==> design/flow/design.v <==
module vedic_mult8_reg (
  input  wire        clk,
  input  wire [7:0]  a,
  input  wire [7:0]  b,
  output reg  [15:0] p
);
  reg  [7:0]  a_q, b_q;
  wire [15:0] prod;
  bit_8_vedic u_mult (.in1(a_q), .in2(b_q), .out(prod));
  always @(posedge clk) begin
    a_q <= a;
    b_q <= b;
    p   <= prod;
  end
endmodule

`timescale 1ns / 1ps
module bit_2_vedic(in1,in2,out);
input [1:0] in1,in2;
output [3:0] out;
wire pp1,pp2,pp3,pp4;
assign pp1=in1[0]&in2[0];
assign pp2=in1[1]&in2[0];
assign pp3=in1[0]&in2[1];
assign pp4=in1[1]&in2[1];
assign out=pp1+{pp2,1'b0}+{pp3,1'b0}+{pp4,2'b00};
endmodule
`timescale 1ns / 1ps
module bit_4_vedic(in1,in2,out);
input [3:0] in1,in2;
output [7:0] out;
wire [3:0] pp1,pp2,pp3,pp4;
bit_2_vedic b1(in1[1:0],in2[1:0],pp1);
bit_2_vedic b2(in1[1:0],in2[3:2],pp2);
bit_2_vedic b3(in1[3:2],in2[1:0],pp3);
bit_2_vedic b4(in1[3:2],in2[3:2],pp4);
assign out=pp1+{pp2,2'b00}+{pp3,2'b00}+{pp4,4'b0000};
endmodule
`timescale 1ns / 1ps
module bit_8_vedic(in1,in2,out);
input [7:0] in1,in2;
output [15:0] out;
wire [7:0] pp1,pp2,pp3,pp4;
bit_4_vedic a1(in1[3:0],in2[3:0],pp1);
bit_4_vedic a2(in1[3:0],in2[7:4],pp2);
bit_4_vedic a3(in1[7:4],in2[3:0],pp3);
bit_4_vedic a4(in1[7:4],in2[7:4],pp4);
assign out=pp1+{pp2,4'b0000}+{pp3,4'b0000}+{pp4,8'b00000000};
endmodule
==> design/flow/run.sh <==
#!/bin/bash
# the make line also repeats each setting of config.mk as NAME=value (left out here)
make -C /OpenROAD-flow-scripts/flow DESIGN_CONFIG=/design/flow/config.mk WORK_HOME=/design/flow/orfs CLKGATE_MAP_FILE= finish
==> design/flow/config.mk <==
export PLATFORM = sky130hd
export DESIGN_NAME = vedic_mult8_reg
export DESIGN_NICKNAME = vedic_mult8_reg
export VERILOG_FILES = /design/flow/design.v
export SDC_FILE = /design/flow/constraint.sdc
export NUM_CORES = 4
export LEC_CHECK = 0
export ABC_AREA = 1
export CAP_MARGIN = 15
export CORE_MARGIN = 2
export CORE_UTILIZATION = 72
export CTS_CLUSTER_DIAMETER = 371
export CTS_CLUSTER_SIZE = 98
export GPL_ROUTABILITY_DRIVEN = 0
export HOLD_SLACK_MARGIN = -0.07
export PLACE_DENSITY = 0.39
export SETUP_SLACK_MARGIN = 1.1
export SLEW_MARGIN = 20
export TNS_END_PERCENT = 10
==> design/flow/constraint.sdc <==
create_clock -name core_clock -period 5.01 [get_ports {clk}]
set_input_delay 1.0020 -clock core_clock [delete_from_list [all_inputs] [get_ports {clk}]]
set_output_delay 1.0020 -clock core_clock [all_outputs]
set_load 0.01 [all_outputs]
==> run summary, run 1 <==
Update from the flow run.

The biggest fanout along the worst timing path is 4. The synthesized design contains 32 register bits. The launch point of the critical path was reported as b_q[3]. The data required time reported for the critical path is approximately 5.2 ns. The cell area after technology mapping is 3440 um2. The number of design-rule violations left by the first detailed-router iteration is 314. The number of synthesized flops with an enable pin is 0. The number of antenna violations at the first check in global routing is 0. The total iterations of the first detailed-routing run is 8. The type of origin of the critical path is a flop.

The post-route standard cell area excluding fillers is 4220 um2. The warning tally printed by Yosys for this design is 1. The max-slew headroom at the worst pin is around 74%. After detailed routing, the number of vias per cell comes to ~5.8. In this run the cell area measured after placement is just under 4000 um2.

The die height is 73.1 um. After global routing the overflow that remains totals 0. The number of unique standard cell types used by synthesis is 22. The synthesized-area fraction occupied by xor and xnor cells is between 5 and 6%. The yosys stat chip area is around 3400 um2. Sequential power for this build is 0.000351 W. The area fraction in full adders, half adders and majority gates is 39.2%. The starting utilization of the core area is 73.7%. The number of buffers created by CTS is 5. The final count of negative-setup-slack endpoints is 0. The heaviest power group is combinational cells.

By count the netlist is led by 136 x sky130_fd_sc_hd__inv_1, 111 x sky130_fd_sc_hd__nand2_1, 66 x sky130_fd_sc_hd__ha_1, 32 x sky130_fd_sc_hd__dfxtp_1, 26 x sky130_fd_sc_hd__fa_1. The final timing summary puts the cycle share of the worst path at between 90% and 100%. For this sky-water flow run, the detailed-routed wirelength per cell is reported as 17.4 um. The worst setup path is captured at a flop.

The number of instances in the synthesized netlist is 460. The switching share of total power is 43.6%. The total area inside the core boundary comes to 4660 um2. In this run the number of cells on the critical path is 26. According to the floorplan log, the row count is 25. The count of maximum capacitance violations is 0. The floorplan step set the die width to ~73 um. The number of sinks on the clock net is 32. In this run, the combinational gates consume about two thirds of the power. The fraction of power consumed by sequential logic is 21.0%. The register share after synthesis is 18.6%. Together, buffers and inverters on the worst path number 5. The dominant kind of combinational cell is adder cells. The number of ports placed on the die boundary is 33. For hold timing, the worst endpoint is p[1].

The routed design could run at a clock period as short as 4.83 ns. The antenna diode count is 0. Per the Yosys statistics, synthesis produced between 400 and 500 cells.

By area the synthesized netlist is led by sky130_fd_sc_hd__ha_1 24%, sky130_fd_sc_hd__dfxtp_1 19%, sky130_fd_sc_hd__fa_1 15%. The OpenROAD report gives the critical path a data arrival time of ~5.0 ns. The multiplexer share of the synthesized area is 0%. The category of cells accounting for the largest share of critical-path delay is adder cells. The type of the worst setup path is reg2reg.

For this design the total switching power over the nets is between 0.0007 and 0.0008 W. The startpoint of the most critical hold path is b_q[1]. The proportion of register bits with asynchronous set or reset after synthesis is 0%. The fraction of post-synthesis cell area in the top cell type by area is roughly a quarter. The most common cell in the netlist is sky130_fd_sc_hd__inv_1. The maximum clock rate is 0.207 GHz. The fraction of the mapped netlist area in simple logic gates is roughly 17%.

The first global-routing pass estimated roughly 14 mm of wire. The residual DRC count is 0. The HPWL after detailed placement is 5.82 mm. For the pin with the worst max-slew slack, the measured transition is between 0.3 and 0.4 ns.

The reg-to-reg critical path endpoint is p[14]. Setup repair after global routing could not meet its margin everywhere. The depth of the CTS H-tree is 2.

The clock network accounts for around an eighth of the total power. The power density over cell area is between 300 and 400 nW/um2. In this run, the synthesized area fraction spent on AND-OR/OR-AND gates is recorded as roughly 3.6%. The internal power of the cells totals about 0.00094 W. The cell repeated most along the worst path is sky130_fd_sc_hd__nand2_1. In this run, power in combinational logic comes to between 0.001 and 0.0015 W. In the final design database the tool counted roughly 610 nets.

The register clock-pin slew on the reported worst setup and hold paths is roughly 0.080 ns. In the final timing run, aggregate negative setup slack is 0 ns. The area added between synthesis and finish is 22.8%. The clock group power is 0.000213 W. The tree is rooted in a sky130_fd_sc_hd__clkbuf_8. The flow ran to the end and the layout has no timing, DRC or antenna violations.

Measured in cells, the most critical reg-to-reg path has a length of 26. The commonest register cell is sky130_fd_sc_hd__dfxtp_1. At floorplan, the net count of the design was reported as between 500 and 600. The worst hold path was traced through 3 stages. The longest incremental delay of any stage on the critical path is reported as 0.57 ns. The power report puts the leakage power at 2.61 nW. The mean instance size in the synthesized netlist is 7.47 um2. The number of global-route vias before repair was approximately 3300. As logged by OpenROAD, the buffers inserted on ports number 32. The kind of path behind the tightest hold check is reg2reg.

The stage logs contain a warning count of 31. Counting endpoints that fail hold in the final report gives 0. At the later pin of the worst-skew pair, clock insertion delay measures ~0.30 ns.

Nets still carrying antenna violations after routing amount to 0. sky130_fd_sc_hd__ha_1 takes more of the synthesized area than any other cell. For reference, the final report shows the max-slew violation count at 0. The library cell contributing the largest single delay on the critical path is sky130_fd_sc_hd__fa_2.

The area of the die is 5340 um2. The detailed router reported a total wirelength of around 9.7 mm. The clock skew is between 0.007 and 0.008 ns. Entering global routing, the biggest net connects 13 pins. Global routing consumed, over all layers together, a little over a third of the routing resources. The start of the worst register-to-register path is b_q[3]. TritonCTS built the clock tree. No sink is reached through more buffers than the 2 on the longest clock path. The number of buffers inserted for hold repair after clock tree synthesis is 0. The peak supply drop is around 0.25 mV.

The final hold slack is ~0.64 ns. The critical path endpoint is p[14]. The routed layout has approximately 3200 vias. STA reports a reg2reg setup slack of 0.18 ns.
## per-layer routing
| metal | GRT usage [%] | share of wire (%) |
|---|---|---|
| met1 | 34.9 | 34 |
| met2 | 65.2 | 52 |
| met5 | 0 | 0 |
| met3 | 7.18 | 7.4 |
| met4 | 22.4 | 6.5 |
## area by class of cell
class,count,area [um2]
multi-input combinational,276,2420
clock inverter,3,23.8
fill,205,440
clock buffer,5,68.8
sequential,32,667
timing repair buffer,50,459
tap,54,67.6
inverter,136,510
## repair_timing
action / 4_1_cts / 5_1_grt
setup endpoints to repair: 10 / 10
setup buffers: 12 / 4
pin swaps: 24 / 13
resized: 35 / 5
cloned: 0 / 0
hold endpoints to repair: 0 / 0
## through the flow
stage | utilization (%) | cells | setup WS [ns] | power [W]
after global routing | 90.6 | 556 | -0.0798 | 0.00179
after detailed placement | 83.4 | 532 | 0.0466 | 0.00132
after floorplan | - | 460 | 0.498 | 0.00105
after global placement | 83.4 | 532 | 0.186 | 0.00127
final | 90.6 | 556 | 0.180 | 0.00167
after CTS | 89.4 | 552 | 0.313 | 0.00160
==> run 2, diff against run 1 <==
- ABC_AREA: 1 -> unset
- CAP_MARGIN: 15 -> 0
- CTS_CLUSTER_DIAMETER: 371 -> 258
- CTS_CLUSTER_SIZE: 98 -> unset
- GPL_ROUTABILITY_DRIVEN: 0 -> 1
- GPL_TIMING_DRIVEN: unset -> 1
- HOLD_SLACK_MARGIN: -0.07 -> -0.08
- PLACE_DENSITY: 0.39 -> 0.66
- SETUP_SLACK_MARGIN: 1.1 -> -0.09
- TNS_END_PERCENT: 10 -> unset
- clock period: 5.01 -> 4.5 ns (I/O delays scaled with it)
==> run 2 against run 1 <==
Effect of this change: the run now fails in clock tree synthesis (4_1_cts); area after synthesis is 5.5% lower; synthesized cell count is 24% lower; die size is 5.2% lower.
==> run summary, run 2 <==
Results of the run.

The Yosys warning count is 1. The first error in the log reads "[ERROR DPL-0038] Utilization greater than 100%, impossible to legalize". The chip area line in the Yosys stat output reads 3250 um2. The number of nets in the synthesized netlist is roughly 460. Synthesis produced a netlist whose cell count is about 350. Pin placement for this block handled 33 I/O pins.

The multiplexer share of the synthesized area is 0%. By count the netlist is led by 70 x sky130_fd_sc_hd__inv_1, 66 x sky130_fd_sc_hd__ha_1, 56 x sky130_fd_sc_hd__and2_1, 32 x sky130_fd_sc_hd__dfxtp_1, 26 x sky130_fd_sc_hd__fa_1. Summed over all nets, the half-perimeter wirelength after detailed placement is 6.77 mm. After synthesis, the largest area contributor takes up roughly 25% of total cell area. The proportion of register bits with asynchronous set or reset after synthesis is 0%. In this run, the synthesized area fraction spent on and/or/nand/nor cells is recorded as 15.4%.

The mean instance size in the synthesized netlist is slightly above 9 um2. The synthesized netlist devotes under 10% of its cell area to XOR and XNOR gates. The failing step is clock tree synthesis (4_1_cts). The number of synthesized flops with an enable pin is 0. Before any placement, the netlist area is recorded as 3250 um2. Per the synth log, the flip-flop and latch total comes to 32. According to the floorplan log, the row count is 24. The quantity of I/O buffers inserted on ports is 32.

Looking at the gate-level netlist, the highest instance count belongs to sky130_fd_sc_hd__inv_1. The run stopped with a tool error. The number of standard cells reported by yosys is roughly 350. Once placement completed, the tool counted placed cells totaling around 470. After synthesis, flip-flops and latches occupy ~20% of the total area.

By area the synthesized netlist is led by sky130_fd_sc_hd__ha_1 25%, sky130_fd_sc_hd__dfxtp_1 20%, sky130_fd_sc_hd__fa_1 16%. The area fraction in compound gates after synthesis is about 9.1%. Per the OpenROAD floorplan log, the area of the die is between 5000 and 6000 um2. Per the gpl log, the routability congestion estimate is approximately 0.9.

The area of the core is approximately 4400 um2. In this run the vertical extent of the chip is roughly 71 um. The number of unique standard cell types used by synthesis is 31. The area fraction in full adders, half adders and majority gates is approximately 41%. Post-synth the commonest register cell is sky130_fd_sc_hd__dfxtp_1. The synthesis run identifies the leading combinational cell family as adder cells. The width of the die is between 70 and 80 um. The starting utilization of the core area is between 70% and 80%. The largest total area in the synthesized netlist belongs to sky130_fd_sc_hd__ha_1.
run 2: metrics by stage:
stage,utilization [%],power [W],worst slack [ns],cell area (um2),TNS [ns]
2_1_floorplan,-,0.00114,-0.137,3330,-0.385
3_3_place_gp,91.7,0.00151,-0.284,3990,-1.06
3_5_place_dp,91.7,0.00160,-0.537,3990,-2.73
==> run 3, diff against run 2 <==
- ABC_AREA: unset -> 1
- CAP_MARGIN: 0 -> 40
- CORE_MARGIN: 2 -> 3
- CORE_UTILIZATION: 72 -> 40
- CTS_CLUSTER_DIAMETER: 258 -> unset
- GPL_ROUTABILITY_DRIVEN: 1 -> unset
- GPL_TIMING_DRIVEN: 1 -> 0
- HOLD_SLACK_MARGIN: -0.08 -> unset
- MAX_ROUTING_LAYER: unset -> met4
- MIN_ROUTING_LAYER: unset -> met2
- PLACE_DENSITY: 0.66 -> unset
- SETUP_SLACK_MARGIN: -0.09 -> -0.29
- SLEW_MARGIN: 20 -> 10
- TNS_END_PERCENT: unset -> 45
- clock period: 4.5 -> 4.99 ns (I/O delays scaled with it)
==> run 3 against run 2 <==
Effect of this change: synthesized cell count is 31% higher; now clean on timing, DRC and antenna; die size up 92%; area after synthesis rose by 5.9%.
==> run summary, run 3 <==
Update from the flow run.

Of the total power, the share spent switching nets is between 40% and 50%. The script logs the mean routed wire length per placed instance as about 11 um. The largest net degree at the start of global routing is 11.

The script parses the final routing iteration and logs DRC violations as 0. Clock network power for this build is 0.000260 W. The proportion of register bits with asynchronous set or reset after synthesis is 0%. The clock group share of total power is roughly 17%. The biggest cell delay along the critical path is 0.54 ns. Yosys shows that the main logic family after synthesis is adder cells. Summing the areas of all fa, ha and maj instances in the mapped netlist gives 39.2% of the synthesized area. Cell internal power was estimated by the tool at 0.000917 W. The via-per-instance ratio is ~6.2.

For reference, the mux area share after synthesis is 0%. The tool warning count is 27. The startpoint of the most critical hold path is a_q[0]. The net count after synthesis is around 570. The global routing report lists met2 layer usage as between 20% and 30%. The area of the die is 9740 um2. The number of standard cells reported by yosys is between 400 and 500.

In this run, the number of DRC markers left after iteration 0 of detailed routing was between 300 and 400. The number of unique standard cell types used by synthesis is 22. The peak supply drop is about 0.18 mV. The final critical path takes up between 90 and 100% of the cycle. Per the post-run analysis, buffers plus inverters along the critical path come to 7.

Looking at the critical path, the single cell with the biggest stage delay is sky130_fd_sc_hd__fa_1. For reference, the post-synthesis area per instance comes to approximately 7.5 um2. The start of the worst register-to-register path is b_q[1]. The most critical setup path has its startpoint at b_q[1]. The total number of vias is around 3700.

After Yosys synthesis, AND-OR and OR-AND compound gates account for 3.64% of the synthesized area. The data required time reported for the critical path is 5.20 ns. Per the post-route antenna check, the number of violating nets is 0. Buffers inserted to repair hold after CTS numbered 0. The overall power after layout is approximately 0.0015 W. The number of buffers created by CTS is 5.

After legalization and detailed placement, the total HPWL measured ~5.2 mm. The setup check on the worst reg-to-reg path leaves a slack of between 0.09 and 0.1 ns. The warning tally printed by Yosys for this design is 1. Per the OpenROAD timing report, the critical path contains 27 cells. The synthesized-area fraction occupied by xor and xnor cells is 5.32%. The total net switching power is between 0.0006 and 0.0007 W. The power density over cell area is 377 nW/um2. Sorting the synthesized cells by how often they occur yields 136 x sky130_fd_sc_hd__inv_1, 111 x sky130_fd_sc_hd__nand2_1, 66 x sky130_fd_sc_hd__ha_1, 32 x sky130_fd_sc_hd__dfxtp_1, 26 x sky130_fd_sc_hd__fa_1.

The overall routing resource usage is between 20% and 30%. The arrival time of data at the worst endpoint is listed as 5.10 ns. The combinational power share is 61.0%.

The cell at the root of the clock tree is sky130_fd_sc_hd__clkbuf_8. On met1, the global router reports a usage of 0%. The end-of-flow timing check tallies setup violations at 0.

Setup repair after global routing could not meet its margin everywhere. The final timing report lists a max-slew violation count of 0. The fraction of the mapped netlist area in simple logic gates is 16.6%. The type of the worst setup path is reg2reg. The leakage component of the power is 2.56 nW. The quantity of I/O buffers inserted on ports is 32. The leading register cell type out of synthesis is sky130_fd_sc_hd__dfxtp_1. The total area inside the core boundary comes to approximately 8300 um2. STA lists the maximum fanout along the critical path as 8. In this run the horizontal extent of the chip is around 99 um.

The number of cells on the worst reg-to-reg path is 27. The cell area after technology mapping is between 3000 and 4000 um2. The number of sinks on the clock net is 32. The cell repeated most along the worst path is sky130_fd_sc_hd__inv_1. Global routing put the most usage on met3. The run finished with no timing, DRC or antenna violations. The number of ports placed on the die boundary is 33. Counting every instance in the synthesized netlist gives between 400 and 500. The critical path capture point type is a flop. For hold timing, the worst endpoint is p[0]. 0 antenna diodes ended up in the layout.

Hold is met by 0.514 ns. Per the synthesis report, the single largest cell type by area occupies 24.0% of cell area. The count of maximum capacitance violations is 0.

The fraction of met3 tracks used by global routing is approximately a third. As reported, the later end of the worst-skew pair has a clock insertion delay of between 0.3 and 0.4 ns. The combinational cell power is between 0.0009 and 0.001 W. The first global-routing pass estimated about 12 mm of wire. Before placement the cells fill around 41% of the core. Among cell families on the critical path, the largest total delay comes from adder cells.

The number of synthesized flops with an enable pin is 0. At the pin with the least slew margin, the transition time is 0.459 ns. The power in sequential cells is ~0.00034 W. Per the gpl log, the routability congestion estimate is 0.784. The reg-to-reg critical path endpoint is p[13].

Counting instances, the worst hold path has a depth of 2. Measured against its own limit, the worst slew margin works out to a little over two thirds. Sequential cells burn roughly 22% of the power.

After floorplanning, the core was divided into 33 placement rows. TritonCTS built the clock tree. The number of global-route vias before repair is 4068. The yosys stat chip area is between 3000 and 4000 um2. The vertical die dimension reported for this design is ~99 um. The type of origin of the critical path is a flop. In this run the worst setup path terminates at p[13]. Per the timing report, the achievable frequency comes out to roughly 0.20 GHz. In the final run the clock tree shows a worst skew of around 0.018 ns. Looking at the clock tree report, the maximum root-to-sink buffer count equals 2. The register clock-pin slew on the reported worst setup and hold paths is 0.09 ns. The synthesized flop and latch total is 32. The register share after synthesis is a little under a fifth. The total grt overflow is 0. The finished design was reported to have a net count of slightly above 600.

Per the run report, area growth between synthesis and finish was 19.4%. The H-tree was split into 2 levels. The number of antenna violations at the first check in global routing was 0. For this run, the detailed router's first-pass iteration total came to 5.

The worst hold path belongs to the class reg2reg. The count of endpoints failing hold in the final timing report is 0. The final timing report derives a shortest allowable period of about 4.9 ns.

The most frequently used library cell after synthesis is sky130_fd_sc_hd__inv_1. The largest part of the power goes to combinational cells. By area the synthesized netlist is led by sky130_fd_sc_hd__ha_1 24%, sky130_fd_sc_hd__dfxtp_1 19%, sky130_fd_sc_hd__fa_1 15%. The largest area contributor in the synthesized netlist is sky130_fd_sc_hd__ha_1.

The total wire length after detailed routing is 6.63 mm.
==> run 3: area by class of cell <==
cell class              instances  area [um2]
plain buffers                   8        30.0
clock buffers                   6        72.6
clock inverters                 2        35.0
fillers                       817        4200
inverters                     136         510
multi-input cells             276        2300
flip-flops and latches         32         663
well taps                     105         131
repair buffers                 37         358
==> run 3: per-stage QoR <==
stage,worst slack [ns],TNS (ns),util (%),instances,area [um2]
3_3_place_gp,-0.418,-1.58,46.8,597,3890
3_5_place_dp,-0.447,-1.64,46.8,597,3890
2_1_floorplan,0.126,0,-,460,3440
6_report,0.0918,0,49.4,602,4100
5_1_grt,-0.294,-1.20,49.4,602,4100
4_1_cts,-0.266,-0.772,47.9,597,3970
==> run 3: repair_timing <==
action                     in CTS  in global routing
pin swaps                       0                  6
setup buffers                   0                  5
cloned                          0                  0
resized                         5                 24
hold endpoints to repair        0                  0
setup endpoints to repair       4                  6
==> run 3: metal layers <==
metal | vias to the layer above | wire length (um)
met2 | 798 | 3810
met3 | 55 | 2520
met4 | 0 | 299
li1 | 1415 | -
met1 | 1471 | 0
met5 | - | 0
==> run 4, diff against run 3 <==
- ABC_AREA: 1 -> unset
- CAP_MARGIN: 40 -> 20
- CORE_MARGIN: 3 -> 2
- GPL_TIMING_DRIVEN: 0 -> unset
- MAX_ROUTING_LAYER: met4 -> unset
- MIN_ROUTING_LAYER: met2 -> unset
- SETUP_SLACK_MARGIN: -0.29 -> unset
- SLEW_MARGIN: 10 -> 20
- TNS_END_PERCENT: 45 -> unset
- clock period: 4.99 -> 5.81 ns (I/O delays scaled with it)
==> run 4 against run 3 <==
Effect of this change: still clean on timing, DRC and antenna; critical path depth decreased by 4; non-clock buffer count decreased by 13; global-route usage decreased by 6.9 points; sequential share of layout area increased by 0.77 points; routed wire length decreased by 9.7%; maximum frequency decreased by 8.5%; core utilization decreased by 0.97 points; first-iteration DRC count decreased by 86%; clock skew decreased by 0.0073 ns; synthesized cell count decreased by 24%; clock power decreased by 29%; critical endpoint is now p[15]; largest cell class unchanged; highest routed layer unchanged.
==> run summary, run 4 <==
Update from the flow run.

The run finished with no timing, DRC or antenna violations. After legalization and detailed placement, the total HPWL measured 5.04 mm. The clock group power is ~0.00019 W. The global-route wire length before repair is around 11 mm. The H-tree generated during clock tree synthesis spans 2 levels. From the final report, the count of setup violators was given as 0.

The power density over cell area is 311 nW/um2. The count of buffers added on input and output ports is 32. The signal on the critical path passes through and2_1, ha_1, ha_1, inv_1, fa_1, inv_1, ha_1, inv_1, fa_1, inv_1, ha_1, fa_1, a21o_1, a21oi_1, nor2_1, xnor2_1, fa_1, inv_1, ha_1, nor3_1, nor2_1, a311o_1, o211ai_2. For this run, the leading register cell type out of synthesis is sky130_fd_sc_hd__dfxtp_1.

0 antenna diodes ended up in the layout. Entering global routing, the biggest net connects 10 pins. Counting cells, the worst reg-to-reg path comes to 23. The cell-mix breakdown from Yosys lists the simple-gate area share as 15.4%.

The transition time recorded at the tightest slew-check pin is between 0.3 and 0.4 ns. In this run the register-to-register setup slack is 0.46 ns. Counting instances in the post-synthesis netlist gives the leading cell types as 70 x sky130_fd_sc_hd__inv_1, 66 x sky130_fd_sc_hd__ha_1, 56 x sky130_fd_sc_hd__and2_1, 32 x sky130_fd_sc_hd__dfxtp_1, 26 x sky130_fd_sc_hd__fa_1.

The data required time at the worst endpoint is slightly above 6 ns. Per the post-synthesis stats, the area per cell is 9.25 um2. Per the synth log, the flip-flop and latch total comes to 32. The most critical setup path has its startpoint at b_q[1]. The power in sequential cells is around 0.00030 W. Grouping non-sequential cells by family puts the most area in adder cells. Warnings reported by Yosys during synthesis add up to 1. The number of nets in the synthesized netlist is between 400 and 500. The start of the worst register-to-register path is b_q[1]. The combinational power share is 58.9%. The report gives the cell count of the worst hold path as 1.

Along the worst path, the maximum fanout reaches 8. The total grt overflow is 0. Endpoints failing hold in the final report were tallied at 0.

The biggest cell delay along the critical path is 0.55 ns. TritonCTS built the clock tree. Per the breakdown, switching nets consume approximately two fifths of all power. In the synthesized netlist, mux cells make up 0% of the area. The count of maximum capacitance violations is 0.

Per the synthesis report, the adder-cell share of the synthesized area is 41.5%. The clock skew is approximately 0.011 ns. The critical path is of the reg2reg type.

The number of buffers on the longest clock path is 2. Per the slew report, the remaining headroom to the max-slew limit stands at around 76%. The tool warning count for the run is 26. The total number of vias is roughly 2300. In this build the clock could be raised as far as between 0.15 and 0.2 GHz. The row count is 32.

The insertion delay of the later-clocked pin in the worst-skew pair is roughly 0.29 ns. On the critical path the data arrives at approximately 5.6 ns. The average wire per standard cell is between 10 and 15 um. The proportion of register bits with asynchronous set or reset after synthesis is 0%.

The number of unique standard cell types used by synthesis is 31. For reference, the critical path is captured by p[15]. The die is 94.1 um tall. The area fraction in compound gates after synthesis is 9.06%. The register share after synthesis is just under 20%. The number of global-route vias before repair is 2447. The finished layout reports a core utilization of 48.5%. The heaviest power group is combinational cells. The residual DRC count is 0.

The sink of the worst hold path is p[0]. The type of origin of the critical path is a flop. The cell internal power dissipation is between 0.0007 and 0.0008 W. The critical path capture point type is a flop. Once iteration 0 of detailed routing completed, the report listed approximately 50 DRC markers. The largest area contributor in the synthesized netlist is sky130_fd_sc_hd__ha_1. The fraction of power consumed by sequential logic is between 20% and 30%. The cell resize tally after clock tree synthesis is 0. For reference, the clock transition at the flip-flops on the worst setup and hold paths is 0.07 ns. The final critical path takes up just over 90% of the cycle.

In this run the remaining antenna-violating nets after routing total 0. The starting utilization of the core area is between 40 and 50%. In this run the most critical hold path is launched from a_q[0]. The net count of the finished layout is between 400 and 500. The combinational cell power is 0.000694 W.

The tree is rooted in a sky130_fd_sc_hd__clkbuf_8. Per the run report, area growth between synthesis and finish was 16.6%. The setup TNS is 0 ns.

The timing report lists the critical path depth as 23 cells. The number of antenna violations at the first check in global routing is 0. The top cell type by area accounts for 25.4% of the synthesized area.

For this run, the chip area from Yosys synthesis comes to 3250 um2. TritonCTS reports the number of clock sinks as 32. The routability congestion estimate from global placement is about 0.80. The number of standard cells reported by yosys is 351. The clock period minus worst slack is roughly 5.4 ns. The leakage component of the power is 2.02 nW. Checking hold timing, the worst path is listed with class reg2reg. The horizontal die dimension reported for this design is roughly 94 um.

In this run the full chip footprint comes out at just under 9000 um2. The area of the core is 7810 um2. After synthesis the cells add up to around 3200 um2. Summing the areas of all xor and xnor instances in the mapped netlist gives 6.21% of the synthesized area. After clock tree synthesis, the flow added hold-fix buffers numbering 0. The final-report max-slew violation count is 0. The number of instances in the synthesized netlist is around 350. The peak supply drop is 0.109 mV. The overall routing resource usage is 16.0%. The script reports the combined buffer and inverter count of the critical path as 5. Yosys mapped a number of flops with a built-in enable equal to 0.

After filler insertion, the fill cell instance count of the layout stands at between 700 and 800. On the critical path the largest part of the delay comes from adder cells. By area the synthesized netlist is led by sky130_fd_sc_hd__ha_1 25%, sky130_fd_sc_hd__dfxtp_1 20%, sky130_fd_sc_hd__fa_1 16%. The power report attributes to the clock group a share of ~16%.

The number of buffers created by CTS is 5. The worst register-to-register path ends at p[15]. Per the STA report, the cell with the highest stage delay on the worst path is sky130_fd_sc_hd__fa_1. 33 I/O pins were placed. Buffers added to address setup during post-CTS repair amount to 0. The total net switching power is roughly 0.00046 W. The total wire length after detailed routing is 5.99 mm. The first detailed-routing pass ran for 5 iterations. The most common cell in the netlist is sky130_fd_sc_hd__inv_1. Setup repair after global routing left no endpoint under its margin.

The routed design shows a via density per instance of between 4 and 5.
run 4: cell type report:
| class | instances | area [um2] | share of cell area, % |
|---|---|---|---|
| Clock buffer | 8 | 90.1 | 2.38 |
| Tap cell | 102 | 128 | 3.37 |
| Multi-Input combinational cell | 249 | 2340 | 61.9 |
| Timing Repair Buffer | 32 | 320 | 8.47 |
| Inverter | 70 | 263 | 6.94 |
| Sequential cell | 32 | 641 | 16.9 |
run 4: layer usage:
layer	up-vias	part of all wire [%]	wire length [um]	GRT usage, %
met1	1025	52	3100	22.1
met2	33	44	2640	25.5
met3	8	2.4	145	2.41
li1	1209	-	-	-
met4	0	1.8	107	5.43
met5	-	0	0	0
run 4: stage by stage:
stage	power, W	cell area, um2	setup slack (ns)	cells	hold WS (ns)
after floorplan	0.000802	3250	0.925	351	0.504
after global placement	0.000992	3690	0.541	485	0.580
after detailed placement	0.00100	3690	0.471	485	0.579
after CTS	0.00119	3780	0.439	493	0.599
after global routing	0.00131	3780	0.106	493	0.641
final	0.00118	3780	0.456	493	0.585
==> run 5, diff against run 4 <==
- ABC_AREA: unset -> 1
- CAP_MARGIN: 20 -> 40
- CELL_PAD_IN_SITES_DETAIL_PLACEMENT: unset -> 1
- CELL_PAD_IN_SITES_GLOBAL_PLACEMENT: unset -> 1
- CORE_ASPECT_RATIO: unset -> 1.59
- CORE_MARGIN: 2 -> 8
- GPL_TIMING_DRIVEN: unset -> 0
- MAX_ROUTING_LAYER: unset -> met4
- MIN_ROUTING_LAYER: unset -> met2
- SETUP_SLACK_MARGIN: unset -> 0.04
- SLEW_MARGIN: 20 -> 10
- TNS_END_PERCENT: unset -> 45
- clock period: 5.81 -> 3.19 ns (I/O delays scaled with it)
==> run 5 against run 4 <==
Effect of this change: the layout now fails its checks (setup timing); clock-buffer cell count decreased by 3; largest cell class unchanged; area after synthesis increased by 5.9%; global-route usage increased by 9.5 points; first-iteration DRC count increased to 12 times the previous value; power increased to 2.7 times the previous value.
==> run summary, run 5 <==
Update from the flow run.

The sink of the worst hold path is p[0]. The number of standard cells reported by yosys is 460. The report lists the number of standard-cell rows as 42.

The depth of the CTS H-tree is 2. The clock group power is about 0.00058 W. The TritonCTS clock tree is built. Per the synthesis report, the XOR/XNOR share of the synthesized area is under 10%. The multiplexer share of the synthesized area is 0%. The total number of vias is slightly below 4000.

Counting every sink on the clock net gives 32. The synthesis report names the predominant flop master as sky130_fd_sc_hd__dfxtp_1. The floorplan report gives the top-level pin count as 33. The highest supply drop recorded on VDD is slightly above 0.5 mV.

The most critical hold endpoint after final layout shows a slack of 0.496 ns. The worst setup slack before clock tree synthesis is -1.82 ns. The post-synth count of flops with an enable pin is 0. In this run, post-CTS hold repair placed 0 buffers. The setup check on the worst reg-to-reg path leaves a slack of -1.57 ns. The floorplan step set the die width to 89.5 um. Summed over all routing layers, the global router reports a total usage of 25.5%. Global routing consumed, on the met2 layer, approximately a third of the routing resources.

The slew at the pin closest to its max-slew limit is 0.552 ns. The last timing report of the flow puts the setup violation total at 11. The total wire length after detailed routing is 9.27 mm. The first global-routing pass estimated 14.6 mm of wire. Setup repair after global routing could not meet its margin everywhere. The count of cells in the finished layout, fillers not included, comes to roughly 630.

In this design, the stage delay of the slowest critical-path cell is 0.52 ns. The wire-length estimate of the detail-placed layout is around 7 mm. The flow reports an fmax of approximately 0.21 GHz. The fraction of met3 tracks used by global routing is 24.5%. Of the total synthesized cell area, the portion taken by AND, OR, NAND and NOR gates is between 15 and 20%. At the end of the flow the core is filled with cells to a little under three fifths.

The clock network accounts for a little under a fifth of the total power. The number of buffers on the longest clock path is 2. The type of the worst setup path is reg2reg.

The count of endpoints failing hold in the final timing report is 0. The area added between synthesis and finish is 36.2%. The critical path endpoint is p[14]. The cell depth of the worst setup path is 28. The later pin in the worst-skew pair is clocked with a latency of 0.29 ns. Clock tree synthesis inserted a total of 5 buffers. The synthesized flop and latch total is 32. The power in sequential cells is roughly 0.00054 W. The area fraction in full adders, half adders and majority gates is around two fifths.

The total net switching power is around 0.0013 W. TritonRoute reported its final design rule violation total as 0. The critical path capture point type is a flop. Per report_power, the Combinational row totals 0.00201 W. The cell internal power dissipation is 0.00183 W. The power density over cell area is about 670 nW/um2. The register clock-pin slew on the reported worst setup and hold paths is 0.06 ns. Synthesis produced a netlist with a net count of between 500 and 600.

Dividing the synthesized area by the synthesized cell count gives about 7.5 um2. The heaviest power group is combinational cells. In this design, the critical path's most frequently occurring cell is sky130_fd_sc_hd__inv_2.

The fraction of power consumed by sequential logic is about 17%. The final timing report lists clock skew as between 0.005 and 0.006 ns. The reg-to-reg critical path endpoint is p[14].

In the synthesis report, Yosys lists the chip area as approximately 3400 um2. The net count of the finished layout is approximately 620. For the worst setup path, the data required time is 3.36 ns. The logs give a warning total of 31. The average wire per standard cell is about 15 um. As logged by OpenROAD, the buffers inserted on ports number 32. After synthesis, flip-flops and latches occupy a little under a fifth of the total area. The start point of the critical path is b_q[3]. The routability congestion estimate from global placement is between 0.7 and 0.8. The overall power after layout is between 0.003 and 0.004 W. The total grt overflow is 0. The via-per-instance ratio is between 6 and 7.

The cell count after synthesis came out at approximately 460. The final timing report gives a worst setup slack of -1.57 ns. The layout checks failed on setup timing. Of the total synthesized cell area, the portion taken by AND-OR and OR-AND cells is 3.64%. Broken down by cell family, the worst path's largest delay share belongs to adder cells. The worst setup path is launched from a flop.

The run finished, with violations left. The biggest fanout along the worst timing path is 4. STA shows the worst reg2reg path with a cell count of 28. The combinational power share is between 60 and 70%. Along the worst hold path, the cell count comes to 2. The startpoint of the most critical hold path is a_q[0]. The library cell contributing the largest single delay on the critical path is sky130_fd_sc_hd__fa_1. Counting the warning lines in the Yosys log gives 1. Per the log, the first TritonRoute iteration ended with a DRC count of just under 600. The antenna diode count is 0.

The final worst-path cycle share is 149%. The fraction of post-synthesis cell area in the top cell type by area is ~24%. In the post-synthesis netlist, the cell with the most instances is sky130_fd_sc_hd__inv_1. The met1 track utilization from global routing is 0%. After global routing, the most crowded layer is met2. The main area contributors are sky130_fd_sc_hd__ha_1 24%, sky130_fd_sc_hd__dfxtp_1 19%, sky130_fd_sc_hd__fa_1 15%. Ranked by instance count, the synthesized netlist is headed by 136 x sky130_fd_sc_hd__inv_1, 111 x sky130_fd_sc_hd__nand2_1, 66 x sky130_fd_sc_hd__ha_1, 32 x sky130_fd_sc_hd__dfxtp_1, 26 x sky130_fd_sc_hd__fa_1. Grouping non-sequential cells by family puts the most area in adder cells. The largest area contributor in the synthesized netlist is sky130_fd_sc_hd__ha_1. The number of global-route vias before repair came to between 4000 and 5000. Summed over all cells, the static leakage comes to roughly 2.7 nW. The die is 133 um tall. The cell at the root of the clock tree is sky130_fd_sc_hd__clkbuf_16. After synthesis the cells add up to 3440 um2. The proportion of register bits with asynchronous set or reset after synthesis is 0%. Entering global routing, the biggest net connects 13 pins.

In the final report, the number of pins over their slew limit comes to 0. The max-slew headroom at the worst pin is 63.2%. The number of unique standard cell types used by synthesis is 22. The kind of path behind the tightest hold check is reg2reg. The count of maximum capacitance violations is 0. The number of antenna violations at the first check in global routing is 0. After floorplanning, the core was sized to cover roughly 8400 um2.

The start of the worst register-to-register path is b_q[3]. The worst path buffer plus inverter count is 7. Switching power as a fraction of the total was reported as 41.4%.

The number of nets still failing antenna checks after routing is 0. Before placement the cells fill roughly two fifths of the core. The floorplan step defined a die boundary enclosing around 12000 um2. The total instance count after detailed placement is approximately 600.

The clock period minus worst slack is 4.76 ns. On the critical path the data arrives at roughly 4.9 ns. The total iterations of the first detailed-routing run is 5.
==> run 5: cell type report <==
| class | instances | area, um2 |
|---|---|---|
| plain buffers | 12 | 87.6 |
| clock buffers | 5 | 125 |
| clock inverters | 3 | 46.3 |
| fillers | 1011 | 3670 |
| inverters | 136 | 510 |
| multi-input cells | 276 | 2660 |
| flip-flops and latches | 32 | 649 |
| well taps | 110 | 138 |
| repair buffers | 51 | 463 |
==> run 5: metrics by stage <==
step	setup TNS [ns]	instance area [um2]
5_1_grt	-15.68	4680
4_1_cts	-12.93	4630
3_5_place_dp	-15.27	4150
2_1_floorplan	-10.43	3690
6_report	-13.31	4680
3_3_place_gp	-14.41	4150
==> run 5: timing repair <==
| action | in CTS | in global routing |
|---|---|---|
| endpoints found under the setup margin | 11 | 11 |
| setup buffers | 18 | 1 |
| resized | 46 | 21 |
| pin swaps | 22 | 9 |
==> run 5: routing by layer <==
| layer | wire length (um) | up-vias | share of wire [%] |
|---|---|---|---|
| li1 | - | 1453 | - |
| met1 | 0 | 1509 | 0 |
| met2 | 6220 | 914 | 67 |
| met3 | 2510 | 56 | 27 |
| met4 | 537 | 0 | 5.8 |
| met5 | 0 | - | 0 |
==> run 6, diff against run 5 <==
- ABC_AREA: 1 -> unset
- CAP_MARGIN: 40 -> 0
- CELL_PAD_IN_SITES_DETAIL_PLACEMENT: 1 -> unset
- CELL_PAD_IN_SITES_GLOBAL_PLACEMENT: 1 -> unset
- CORE_ASPECT_RATIO: 1.59 -> unset
- CORE_MARGIN: 8 -> 2
- CORE_UTILIZATION: 40 -> 72
- CTS_CLUSTER_DIAMETER: unset -> 256
- GPL_ROUTABILITY_DRIVEN: unset -> 1
- GPL_TIMING_DRIVEN: 0 -> 1
- HOLD_SLACK_MARGIN: unset -> -0.06
- MAX_ROUTING_LAYER: met4 -> unset
- MIN_ROUTING_LAYER: met2 -> unset
- PLACE_DENSITY: unset -> 0.65
- SETUP_SLACK_MARGIN: 0.04 -> -0.09
- SLEW_MARGIN: 10 -> 20
- TNS_END_PERCENT: 45 -> unset
- clock period: 3.19 -> 4.37 ns (I/O delays scaled with it)
==> run 6 against run 5 <==
Effect of this change: the run now fails in clock tree synthesis (4_1_cts); die size shrank 57%; synthesized cell count decreased by 24%; area after synthesis is 5.5% lower.
==> run summary, run 6 <==
Results of the run.

The run stopped with a tool error. It got as far as clock tree synthesis (4_1_cts) and failed there. The tool reported: "[ERROR DPL-0038] Utilization greater than 100%, impossible to legalize". The quantity of I/O buffers inserted on ports is 32. The post-synth count of flops with an enable pin is 0. The largest area contributor in the synthesized netlist is sky130_fd_sc_hd__ha_1. The synthesized flop and latch total is 32. The most common cell in the netlist is sky130_fd_sc_hd__inv_1.

In this run, the synthesized area fraction spent on xor and xnor cells is recorded as about 6.2%. The initialized floorplan defines 24 standard-cell rows. The synth_stat.txt file lists the number of cells as 351.

The proportion of register bits with asynchronous set or reset after synthesis is 0%. For reference, full adder, half adder and majority cells occupy ~41% of the area reported after synthesis. After synthesis, the share of cell area in mux cells is 0%. The number of nets in the synthesized netlist is ~460. Ranked by instance count, the synthesized netlist is headed by 70 x sky130_fd_sc_hd__inv_1, 66 x sky130_fd_sc_hd__ha_1, 56 x sky130_fd_sc_hd__and2_1, 32 x sky130_fd_sc_hd__dfxtp_1, 26 x sky130_fd_sc_hd__fa_1. The register share after synthesis is 19.7%. For reference, the post-synthesis area per instance comes to approximately 9.2 um2.

The leading register cell type out of synthesis is sky130_fd_sc_hd__dfxtp_1. Synthesis produced a netlist whose cell count is around 350. The area fraction in compound gates after synthesis is 9.06%. Pin placement for this block handled 33 I/O pins.

The fraction of the mapped netlist area in simple logic gates is between 15 and 20%. In this run the full chip footprint comes out at about 5000 um2. At the floorplan stage, the core utilization is reported as 74.5%. The routability congestion estimate from global placement is ~0.83. The area of the core is around 4400 um2.

Per the synthesis report, the number of distinct cell types is 31. The fraction of post-synthesis cell area in the top cell type by area is around a quarter. Yosys reports a chip area of about 3200 um2. The width of the die is 71.1 um. The die is 71.1 um tall. The mapped netlist covers around 3200 um2. The dominant kind of combinational cell is adder cells. The placed instances occupy a cell area of 4080 um2. The Yosys warning count is 1. The HPWL after detailed placement is around 7.3 mm. The synthesis report lists the most area-consuming cells as sky130_fd_sc_hd__ha_1 25%, sky130_fd_sc_hd__dfxtp_1 20%, sky130_fd_sc_hd__fa_1 16%.
[run 6: stage by stage]
stage | setup WS, ns | std cells | hold WS [ns] | util (%)
after floorplan | -0.187 | 351 | 0.484 | -
after global placement | -0.333 | 471 | 0.484 | 93.8
after detailed placement | -0.581 | 471 | 0.501 | 93.8
==> run 7, diff against run 6 <==
- ABC_AREA: unset -> 0
- CAP_MARGIN: 0 -> 20
- CORE_MARGIN: 2 -> 10
- CORE_UTILIZATION: 72 -> 40
- CTS_CLUSTER_DIAMETER: 256 -> 311
- GPL_ROUTABILITY_DRIVEN: 1 -> 0
- HOLD_SLACK_MARGIN: -0.06 -> -0.03
- MIN_ROUTING_LAYER: unset -> met1
- PLACE_DENSITY: 0.65 -> unset
- PLACE_DENSITY_LB_ADDON: unset -> 0.22
- SETUP_SLACK_MARGIN: -0.09 -> unset
- SLEW_MARGIN: 20 -> 30
- TNS_END_PERCENT: unset -> 80
- clock period: 4.37 -> 5.1 ns (I/O delays scaled with it)
==> run 7 against run 6 <==
Effect of this change: now clean on timing, DRC and antenna; synthesized cell count is the same; area after synthesis is the same; die size grew 140%.
==> run summary, run 7 <==
Update from the flow run.

The flow ran to the end and the layout has no timing, DRC or antenna violations. The flow reports that combinational logic draws 65.0% of the design power. The number of cells on the worst reg-to-reg path is 24. The max-slew headroom at the worst pin is 73.4%. TritonRoute output was used to compute an average wire per cell of between 10 and 15 um. The cell-mix breakdown from Yosys lists the compound-gate area share as a little under a tenth. The switching share of total power is approximately two fifths. Setup repair after global routing could not meet its margin everywhere. Together, buffers and inverters on the worst path number 5.

The peak supply drop is approximately 0.17 mV. The total wire length after detailed routing is 6.79 mm. Of the post-synthesis cell area, the part taken by muxes is 0%. The critical path endpoint is p[15].

The synthesis report lists the Yosys warning total as 1. The yosys stat chip area is 3250 um2. The clock arrives with between 0.01 and 0.015 ns of skew. The clock network power reported by the tool is around 0.00025 W. The worst hold path stage count is 1.

The most common cell in the netlist is sky130_fd_sc_hd__inv_1. By startpoint and endpoint, the worst setup path is classified as reg2reg. Dividing the final minimum period by the clock period gives 96.9%.

The insertion delay of the later-clocked pin in the worst-skew pair is roughly 0.30 ns. The number of buffers created by CTS is 5. The register share after synthesis is between 10% and 20%. From left edge to right edge, the die measures 110 um. The number of nets in the layout is 522. The clock period minus worst slack is about 4.9 ns.

The global-route wire length before repair is approximately 11 mm. The report counts max-capacitance violations totalling 0. The proportion of register bits with asynchronous set or reset after synthesis is 0%.

Sorting the synthesized cells by how often they occur yields 70 x sky130_fd_sc_hd__inv_1, 66 x sky130_fd_sc_hd__ha_1, 56 x sky130_fd_sc_hd__and2_1, 32 x sky130_fd_sc_hd__dfxtp_1, 26 x sky130_fd_sc_hd__fa_1. The largest single stage delay on the critical path is about 0.53 ns. The final-report max-slew violation count is 0. Per the run report, area growth between synthesis and finish was 30.6%.

Synthesis inferred 32 register bits. Looking at the hold checks, the worst path lands on p[0]. The fraction of power consumed by sequential logic is between 20% and 30%. The largest individual stage delay along the critical path comes from the cell sky130_fd_sc_hd__fa_1. The type of origin of the critical path is a flop. The script extracted a total leakage power of 2.17 nW. Setup slack on the worst reg-to-reg path comes out at approximately 0.16 ns. The DRC violation total left in the routed layout is recorded as 0. Pin placement for this block handled 33 I/O pins. The data arrival at the endpoint of the critical path is 5.11 ns. Detailed placement finished with a half-perimeter wire length of 5.55 mm. For the worst min-delay path, the startpoint reported by OpenROAD is a_q[0]. The power in sequential cells is 0.000338 W.

For reference, the placement row count at floorplan is 32. The synthesized-area fraction occupied by xor and xnor cells is 6.21%. The number of instances in the synthesized netlist is ~350. For the worst reg-to-reg path, the endpoint reported by OpenROAD is p[15].

The number of antenna violations at the first check in global routing was 0. The via-per-instance ratio is between 4 and 5. The clock H-tree reported by CTS has 2 levels.

Traced cell by cell, the critical path runs through and2_4, ha_4, inv_2, fa_1, inv_1, ha_2, inv_2, fa_2, inv_1, a21o_1, a21oi_2, xnor2_1, ha_1, nand3_1, o211ai_1, nand4_1, xor2_2, fa_1, inv_2, ha_4, nor3_4, o21ai_2, a31oi_1, o211ai_2. The TritonCTS clock tree is built. The number of nets still failing antenna checks after routing is 0.

The final non-filler cell total is slightly above 500. The category of cells accounting for the largest share of critical-path delay is adder cells. Setup violations remaining at the end of the flow were counted as 0. Per the post-synthesis report, the nets total around 460. The report lists the power per cell area as between 300 and 400 nW/um2. Ranked by power, first place goes to combinational cells. The area fraction in full adders, half adders and majority gates is about two fifths. The largest net degree at the start of global routing is 12. The number of synthesized flops with an enable pin is 0. Per the synthesis report, the simple-gate share of the synthesized area is about 15%. The data required time at the worst endpoint is between 5 and 6 ns. The fraction of post-synthesis cell area in the top cell type by area is 25.4%. The count of endpoints failing hold in the final timing report is 0. The mean instance size in the synthesized netlist is 9.25 um2. The cell depth of the worst setup path is 24.

The start point of the critical path is b_q[0]. The number of standard cells reported by yosys is around 350. Ranked by total cell area, the synthesized netlist is headed by sky130_fd_sc_hd__ha_1 25%, sky130_fd_sc_hd__dfxtp_1 20%, sky130_fd_sc_hd__fa_1 16%. The report shows a maximum critical-path fanout of 4. The tightest min-delay check is of the reg2reg type. In this run the deepest clock path goes through 2 buffers.

Of the total power, the clock network draws between 10% and 20%. The number of buffers inserted for hold repair after clock tree synthesis is 0. The combinational cell power is 0.00110 W. The register clock-pin slew on the reported worst setup and hold paths is 0.08 ns. The area of the core is between 7000 and 8000 um2. The cell area after technology mapping is 3250 um2. The cell internal power dissipation is 0.00104 W.

The pin closest to its max-slew limit shows a slew of between 0.3 and 0.4 ns. The number of different library cells used by synthesis comes to 31. Across all setup checks in the final design, the least slack found is between 0.15 and 0.2 ns. The detailed router finished its first iteration with about 71 violations. The cell at the root of the clock tree is sky130_fd_sc_hd__clkbuf_8. Global routing finished with a remaining overflow of 0. Among all flip-flop cells after synthesis, the most frequent one is sky130_fd_sc_hd__dfxtp_1.

According to the floorplan report, the die height is 110 um. The overall die size recorded for this design is approximately 12000 um2. The total instance count after detailed placement is about 500. The overall routing resource usage is 11.2%.

The total net switching power is roughly 0.00066 W. The total number of vias is about 2400. The total iterations of the first detailed-routing run is 5. The maximum clock rate is ~0.20 GHz.

The biggest area contributor in the post-synthesis netlist is sky130_fd_sc_hd__ha_1. The number of global-route vias before repair is around 2400. STA classifies the critical path endpoint as a flop. In the routed netlist, the antenna diode instances number 0. The tool warning count is 27. The start of the worst register-to-register path is b_q[0]. Once the floorplan was initialized, standard cells occupied ~42% of the core. The pre-CTS setup check shows a worst slack of -0.190 ns. By instance count, the cell type seen most on the critical path is sky130_fd_sc_hd__inv_2. Among the non-sequential cells, adder cells take the most area. The quantity of I/O buffers inserted on ports is 32. The clock tree has to reach 32 sinks.
-- run 7: cell type report --
class / instances / area [um2]
clock inverters: 3 / 42.5
multi-input cells: 249 / 2590
inverters: 70 / 263
fillers: 724 / 3570
flip-flops and latches: 32 / 649
repair buffers: 55 / 493
clock buffers: 5 / 68.8
well taps: 102 / 128
-- run 7: metrics by stage --
step           util (%)  setup TNS (ns)  total power, W  hold WS, ns  area [um2]
3_5_place_dp       49.0          -0.286         0.00122        0.506        3830
5_1_grt            54.3         -0.0862         0.00184        0.533        4240
2_1_floorplan         -               0        0.000914        0.504        3250
3_3_place_gp       49.0         -0.0281         0.00121        0.513        3830
4_1_cts            50.9               0         0.00152        0.522        3970
6_report           54.3               0         0.00169        0.503        4240
-- run 7: repair_timing --
item,4_1_cts,5_1_grt
setup endpoints to repair,4,6
setup buffers,1,4
pin swaps,2,31
gates resized,8,52
-- run 7: layer usage --
metal	GRT usage (%)	up-vias	routed length [um]
met1	13.0	1147	3080
met2	19.8	37	3390
met5	0	-	0
met3	2.15	5	228
met4	4.09	0	91
li1	-	1247	-
==> run 8, diff against run 7 <==
- ABC_AREA: 0 -> 1
- CORE_MARGIN: 10 -> 2
- CORE_UTILIZATION: 40 -> 72
- CTS_CLUSTER_DIAMETER: 311 -> 371
- CTS_CLUSTER_SIZE: unset -> 98
- GPL_ROUTABILITY_DRIVEN: 0 -> unset
- GPL_TIMING_DRIVEN: 1 -> unset
- HOLD_SLACK_MARGIN: -0.03 -> unset
- MIN_ROUTING_LAYER: met1 -> unset
- PLACE_DENSITY: unset -> 0.38
- PLACE_DENSITY_LB_ADDON: 0.22 -> unset
- SLEW_MARGIN: 30 -> 20
- TNS_END_PERCENT: 80 -> 10
- clock period: 5.1 -> 3.94 ns (I/O delays scaled with it)
==> run 8 against run 7 <==
Effect of this change: the flow now stops in global routing (5_1_grt); area after synthesis increased by 5.9%; synthesized cell count increased by 31%; die size decreased by 56%.
==> run summary, run 8 <==
Results of the run.

The fraction of the mapped netlist area in simple logic gates is between 15 and 20%. For this run, the chip area from Yosys synthesis comes to ~3400 um2. No sink is reached through more buffers than the 2 on the longest clock path. The total grt overflow is 1.

The mean instance size in the synthesized netlist is 7.47 um2. The multiplexer share of the synthesized area is 0%. The quantity of I/O buffers inserted on ports is 32. Per the post-synthesis report, the nets total ~570.

Per the CTS log, the maximum H-tree level is 2. In the Yosys report, the sequential cells make up a little under a fifth of the chip area. The tool reported: "[ERROR GRT-0116] Global routing finished with congestion. Check the congestion regions in the DRC Viewer". The post-synth register bit count is 32.

The area fraction in compound gates after synthesis is under 10%. The clock tree has to reach 32 sinks. The synthesis report gives the async set-or-reset register share as 0%. The width of the die is 73.1 um. The overall routing resource usage is between 60% and 70%.

The main area contributors are sky130_fd_sc_hd__ha_1 24%, sky130_fd_sc_hd__dfxtp_1 19%, sky130_fd_sc_hd__fa_1 15%. The die height is roughly 73 um. In this run, synthesis inferred 0 flip-flops with an integrated enable. The row count is 25. Per the OpenROAD floorplan log, the area of the core is ~4700 um2.

Of the total synthesized cell area, the portion taken by XOR and XNOR cells is 5.32%. The cell at the root of the clock tree is sky130_fd_sc_hd__clkbuf_8. Once the floorplan was initialized, standard cells occupied roughly 74% of the core.

The number of unique standard cell types used by synthesis is 22. The area fraction of the largest cell type after synthesis is around 24%. The failing step is global routing (5_1_grt). The number of ports placed on the die boundary is 33. The largest area contributor in the synthesized netlist is sky130_fd_sc_hd__ha_1. The Yosys warning count is 1. The cell area after technology mapping is 3440 um2. Per the post-synthesis report, the number of cells in the design is about 460. The wire-length estimate of the detail-placed layout is around 7 mm. The commonest cells after synthesis are 136 x sky130_fd_sc_hd__inv_1, 111 x sky130_fd_sc_hd__nand2_1, 66 x sky130_fd_sc_hd__ha_1, 32 x sky130_fd_sc_hd__dfxtp_1, 26 x sky130_fd_sc_hd__fa_1. Per the synth stats, the flop cell with the highest instance count is sky130_fd_sc_hd__dfxtp_1.

The synthesis run identifies the leading combinational cell family as adder cells. Per the OpenROAD floorplan log, the area of the die is 5340 um2. The routability congestion estimate from global placement is between 0.9 and 1. The number of placed instances, taps included, is between 500 and 600. The run stopped with a tool error. The area fraction in full adders, half adders and majority gates is about two fifths. The most common cell in the netlist is sky130_fd_sc_hd__inv_1. The synth_stat.txt file lists the number of cells as ~460. The number of buffers created by CTS is 5.
## run 8: metrics by stage
step / TNS (ns) / worst slack [ns] / instance area, um2 / hold WS [ns]
after global placement: -4.38 / -0.696 / 4210 / 0.476
after CTS: -5.88 / -0.883 / 4450 / 0.492
after detailed placement: -5.83 / -0.874 / 4210 / 0.497
after floorplan: -3.42 / -0.572 / 3560 / 0.550
## run 8: metal layers
| layer | GRT overflow | GRT usage [%] |
|---|---|---|
| met2 | 0 | 86.0 |
| met1 | 0 | 60.5 |
| met3 | 0 | 35.8 |
| met4 | 1 | 66.9 |
| met5 | 0 | 2.02 |
## run 8: timing repair
item,in CTS
pin swaps,26
setup endpoints to repair,10
setup buffers,4
resized,36
hold buffers,0
==> run 9, diff against run 8 <==
- ABC_AREA: 1 -> unset
- CORE_UTILIZATION: 72 -> 57
- CTS_CLUSTER_DIAMETER: 371 -> unset
- CTS_CLUSTER_SIZE: 98 -> unset
- PLACE_DENSITY: 0.38 -> unset
- SETUP_SLACK_MARGIN: unset -> 0.89
- TNS_END_PERCENT: 10 -> unset
- clock period: 3.94 -> 3.44 ns (I/O delays scaled with it)
==> run 9 against run 8 <==
Effect of this change: now fails the layout checks on setup timing; area after synthesis down 5.5%; die size up 18%; synthesized cell count down 24%.
==> run summary, run 9 <==
Update from the flow run.

The switching share of total power is 40.5%. The type of the worst setup path is reg2reg. The dominant kind of combinational cell is adder cells.

The buffer_ports step reported a buffer count of 32. The power in sequential cells is around 0.00050 W. By area the synthesized netlist is led by sky130_fd_sc_hd__ha_1 25%, sky130_fd_sc_hd__dfxtp_1 20%, sky130_fd_sc_hd__fa_1 16%. The combinational power share is between 70% and 80%.

The power density over cell area is 652 nW/um2. Dividing the synthesized area by the synthesized cell count gives approximately 9.2 um2. The type of origin of the critical path is a flop. In this run, the synthesized area fraction spent on xor and xnor cells is recorded as between 6 and 7%. Counting instances in the post-synthesis netlist gives the leading cell types as 70 x sky130_fd_sc_hd__inv_1, 66 x sky130_fd_sc_hd__ha_1, 56 x sky130_fd_sc_hd__and2_1, 32 x sky130_fd_sc_hd__dfxtp_1, 26 x sky130_fd_sc_hd__fa_1. The number of sinks on the clock net is 32.

The combinational cell power is 0.00223 W. Counting flops with a built-in enable in the synthesized netlist gives 0. For this run, the final setup violation count is recorded as 10. Summing the areas of all and, or, nand and nor instances in the mapped netlist gives 15.4% of the synthesized area. The leakage component of the power is between 2 and 2.5 nW. The number of warnings reported in the stage logs is 31. Per the layout area report, the register area comes to roughly 660 um2. The clock period minus worst slack is a little under 5 ns.

Summed over all layers, the global routing overflow is 0. The worst setup slack before clock tree synthesis is -1.36 ns. The number of cells on the worst reg-to-reg path is 25. The number of nets still failing antenna checks after routing is 0.

Yosys reports that the leading cell type by area covers approximately 25% of the netlist area. The proportion of register bits with asynchronous set or reset after synthesis is 0%. In the detailed route, the total length drawn on met3 is approximately 140 um. For this run, the slowest stage of the critical path takes roughly 0.53 ns. The switching component of the power was reported as about 0.0012 W. The length of routed wiring on met1 is ~3.1 mm. The first global-routing pass estimated about 12 mm of wire. The worst setup path is captured at a flop.

The longest clock path from root to sink contains 2 buffers. The area added between synthesis and finish is 43.9%. The row count is 27.

The final non-filler cell total is around 520. Per the CTS log, the root buffer master is sky130_fd_sc_hd__clkbuf_8. The count of endpoints failing hold in the final timing report is 0. The biggest area contributor in the post-synthesis netlist is sky130_fd_sc_hd__ha_1. The critical path maximum fanout is 4. In the Yosys report, the sequential cells make up between 10% and 20% of the chip area. Per report_power, the clock group accounts for roughly 10% of the total. Setup repair after global routing could not meet its margin everywhere. For this configuration, the core starts out at a cell density of roughly three fifths. Overall routing resource usage recorded by global route was between 20 and 30%. The number of ports placed on the die boundary is 33. The multiplexer share of the synthesized area is 0%. The clock group power is 0.000315 W.

Looking at the reg2reg group, the worst path starts from a_q[0]. The start point of the critical path is a_q[0]. The flow ran to the end, but the layout failed its checks.

Per the detail_route report, DRC violations left total 0. The leading register cell type out of synthesis is sky130_fd_sc_hd__dfxtp_1. The area fraction in full adders, half adders and majority gates is 41.5%.

The number of global-route vias before repair is 2757. The data required time at the worst endpoint is 3.66 ns. The synthesized netlist has a Yosys-reported chip area of 3250 um2.

The total instance count after detailed placement is 499. The heaviest power group is combinational cells. The multi-input combinational cells in the finished layout cover a total of about 2800 um2. TritonCTS built the clock tree.

The synthesized flop and latch total is 32. The register clock-pin slew on the reported worst setup and hold paths is ~0.070 ns. The width of the die is slightly below 80 um. The STA report counts the stages on the worst setup path as 25. The H-tree generated during clock tree synthesis spans 2 levels. The max-slew headroom at the worst pin is between 70% and 80%. The antenna diode count is 0. The area of the core is between 5000 and 6000 um2. The final-report max-slew violation count is 0.

The filler cell count is slightly above 300. The largest net degree at the start of global routing is 11. The area fraction in compound gates after synthesis is 9.06%.

The reg-to-reg critical path endpoint is p[15]. The routability congestion estimate from global placement is between 0.8 and 0.9. The worst path buffer plus inverter count is 5.

Across the run, the number of max-cap violations was 0. The peak supply drop is slightly above 0.6 mV. The number of buffers created by CTS is 5.

The category of cells accounting for the largest share of critical-path delay is adder cells. Detailed placement finished with a half-perimeter wire length of around 5.9 mm. Registers are responsible for 16.5% of the overall power. The number of instances in the synthesized netlist is between 300 and 400.

The wire length recorded after detailed routing is approximately 7.7 mm. The checks that failed were setup timing. The startpoint of the most critical hold path is b_q[0].

For this run, the number of Yosys warnings is 1. The highest metal layer with signal wires is met4. In this run the cell area of the synthesized design comes to about 3200 um2. In the post-route analysis, the smallest setup slack over all paths is -1.43 ns. In the Yosys report the total cell count is between 300 and 400. The most critical setup path has its endpoint at p[15]. The data arrival at the endpoint of the critical path is 5.09 ns. The worst hold path stage count is 1. The final route contains approximately 2700 vias.

The slowest stage of the critical path is the sky130_fd_sc_hd__fa_1 cell. The kind of path behind the tightest hold check is reg2reg. The clock skew is approximately 0.0076 ns.

The final worst-path cycle share is 142%. The average wire per standard cell is 14.9 um. The number of nets in the layout is 553. The routed wire length on met2 is 4.34 mm.

The number of nets in the synthesized netlist is 460. Before antenna repair, the detailed router went through 4 iterations. The clock reaches the later pin of the worst-skew pair after between 0.2 and 0.3 ns.

The maximum clock rate is 0.205 GHz. The pin closest to its max-slew limit shows a slew of 0.385 ns. Counting distinct cell types in the post-synthesis netlist gives 31. By instance count, the leading cell after synthesis is sky130_fd_sc_hd__inv_1. The die height is between 70 and 80 um. The number of antenna violations at the first check in global routing is 0. The violation tally recorded at the end of detailed-routing iteration 0 is 55. In this run the full chip footprint comes out at approximately 6300 um2. The internal power of the cells totals around 0.0018 W. The endpoint of the worst hold path is reported as p[0]. The via-per-instance ratio is 5.19. The cell repeated most along the worst path is sky130_fd_sc_hd__inv_2. The worst register-to-register path has a setup slack of -1.43 ns.
run 9: cell type report:
class	instances	share of cell area, %
clock inverters	1	0.161
repair buffers	86	15.9
well taps	72	1.93
multi-input cells	249	60.4
clock buffers	7	1.85
inverters	70	5.68
flip-flops and latches	32	14.1
run 9: per-layer routing:
metal  vias up  track usage, %
met5         -               0
met4         0            10.3
met3        14            3.17
met2        39            49.0
met1      1311            27.2
li1       1320               -
run 9: metrics by stage:
| step | utilization [%] | total power (W) | instance area, um2 | setup TNS, ns | hold WS, ns |
|---|---|---|---|---|---|
| after floorplan | - | 0.00168 | 3520 | -8.07 | 0.484 |
| after global placement | 77.4 | 0.00221 | 4260 | -10.36 | 0.501 |
| after detailed placement | 77.4 | 0.00228 | 4260 | -11.08 | 0.500 |
| after CTS | 82.0 | 0.00287 | 4510 | -10.98 | 0.518 |
| after global routing | 84.8 | 0.00325 | 4670 | -13.07 | 0.550 |
| final | 84.8 | 0.00304 | 4670 | -11.54 | 0.518 |
run 9: timing repair:
action	CTS	global route
hold buffers	0	0
resized	18	25
setup endpoints to repair	12	12
pin swaps	20	16
gates cloned	0	0
buffers inserted	7	3
==> run 10, diff against run 9 <==
- CAP_MARGIN: 20 -> 0
- CORE_UTILIZATION: 57 -> 72
- CTS_CLUSTER_DIAMETER: unset -> 260
- SETUP_SLACK_MARGIN: 0.89 -> -0.31
- clock period: 3.44 -> 4.66 ns (I/O delays scaled with it)
==> run 10 against run 9 <==
Effect of this change: the flow now stops in global routing (5_1_grt); die size is 20% lower; area after synthesis stayed put; synthesized cell count did not move.
==> run summary, run 10 <==
Results of the run.

In the placement report, post-DP HPWL is listed as 6.11 mm. Ranked by total cell area, the synthesized netlist is headed by sky130_fd_sc_hd__ha_1 25%, sky130_fd_sc_hd__dfxtp_1 20%, sky130_fd_sc_hd__fa_1 16%. The dominant kind of combinational cell is adder cells. According to the floorplan report, the total die area is between 5000 and 6000 um2. In this run, the synthesized area fraction spent on adder and majority cells is recorded as approximately two fifths. The number of synthesized flops with an enable pin is 0. Averaged over all synthesized cells, the footprint is 9.25 um2. The number of buffers created by CTS is 5. The largest area contributor in the synthesized netlist is sky130_fd_sc_hd__ha_1. The number of nets handed over by synthesis was about 460. The register share after synthesis is between 10% and 20%. The run stopped with a tool error. The chip area line in the Yosys stat output reads 3250 um2. The leading register cell type out of synthesis is sky130_fd_sc_hd__dfxtp_1. No sink is reached through more buffers than the 2 on the longest clock path.

The floorplan has 24 rows. The placement stage leaves a total instance area of roughly 3900 um2. Synthesis produced a netlist whose cell count is approximately 350.

Per the OpenROAD floorplan log, the width of the die is between 70 and 80 um. The number of ports placed on the die boundary is 33. The first error in the log reads "[ERROR GRT-0232] Routing congestion too high. Check the congestion heatmap in the GUI".

The failing step is global routing (5_1_grt). The clock H-tree reported by CTS has 2 levels. The fraction of post-synthesis cell area in the top cell type by area is around 25%. Yosys reported a register bit count of 32. The synthesized-area fraction occupied by xor and xnor cells is a little over 6%. The total grt overflow is ~100. The fraction of the mapped netlist area in simple logic gates is between 15 and 20%. After synthesis, the most frequently instantiated cells are 70 x sky130_fd_sc_hd__inv_1, 66 x sky130_fd_sc_hd__ha_1, 56 x sky130_fd_sc_hd__and2_1, 32 x sky130_fd_sc_hd__dfxtp_1, 26 x sky130_fd_sc_hd__fa_1.

The cell area after technology mapping is approximately 3200 um2. In the synthesized netlist, mux cells make up 0% of the area. The area of the core is about 4400 um2. The vertical die dimension reported for this design is between 70 and 80 um. Per the synthesis report, the number of distinct cell types is 31. The number of standard cells reported by yosys is between 300 and 400. The buffer_ports step reported a buffer count of 32. For this run, the total global-route usage over all layers was measured as roughly 74%. At the floorplan stage, the core utilization is reported as 74.5%.

The cell at the root of the clock tree is sky130_fd_sc_hd__clkbuf_8. For this run, the number of Yosys warnings is 1. After detailed placement, the design holds a cell count of between 400 and 500. The proportion of register bits with asynchronous set or reset after synthesis is 0%. RePlAce ended its routability-driven mode at a weighted congestion of about 0.85. The most frequently used library cell after synthesis is sky130_fd_sc_hd__inv_1. For reference, compound AND-OR and OR-AND cells occupy ~9.1% of the area reported after synthesis. TritonCTS reports the number of clock sinks as 32.
run 10: layer usage:
metal | global-route usage [%] | GRT overflow
met1 | 71.1 | 0
met2 | 98.5 | 61
met3 | 42.3 | 0
met4 | 91.2 | 41
met5 | 1.01 | 0
run 10: repair_timing:
item	4_1_cts
pin swaps	4
hold endpoints to repair	0
gates resized	24
endpoints found under the setup margin	6
buffers inserted	3
hold buffers	0
run 10: through the flow:
stage / setup TNS [ns] / total power (W) / hold slack, ns / worst slack [ns]
floorplan: -0.590 / 0.00100 / 0.504 / -0.225
global placement: -1.51 / 0.00137 / 0.509 / -0.387
detailed placement: -2.97 / 0.00142 / 0.533 / -0.633
CTS: -1.77 / 0.00182 / 0.524 / -0.350
Power is estimated from default activity; no workload was simulated.
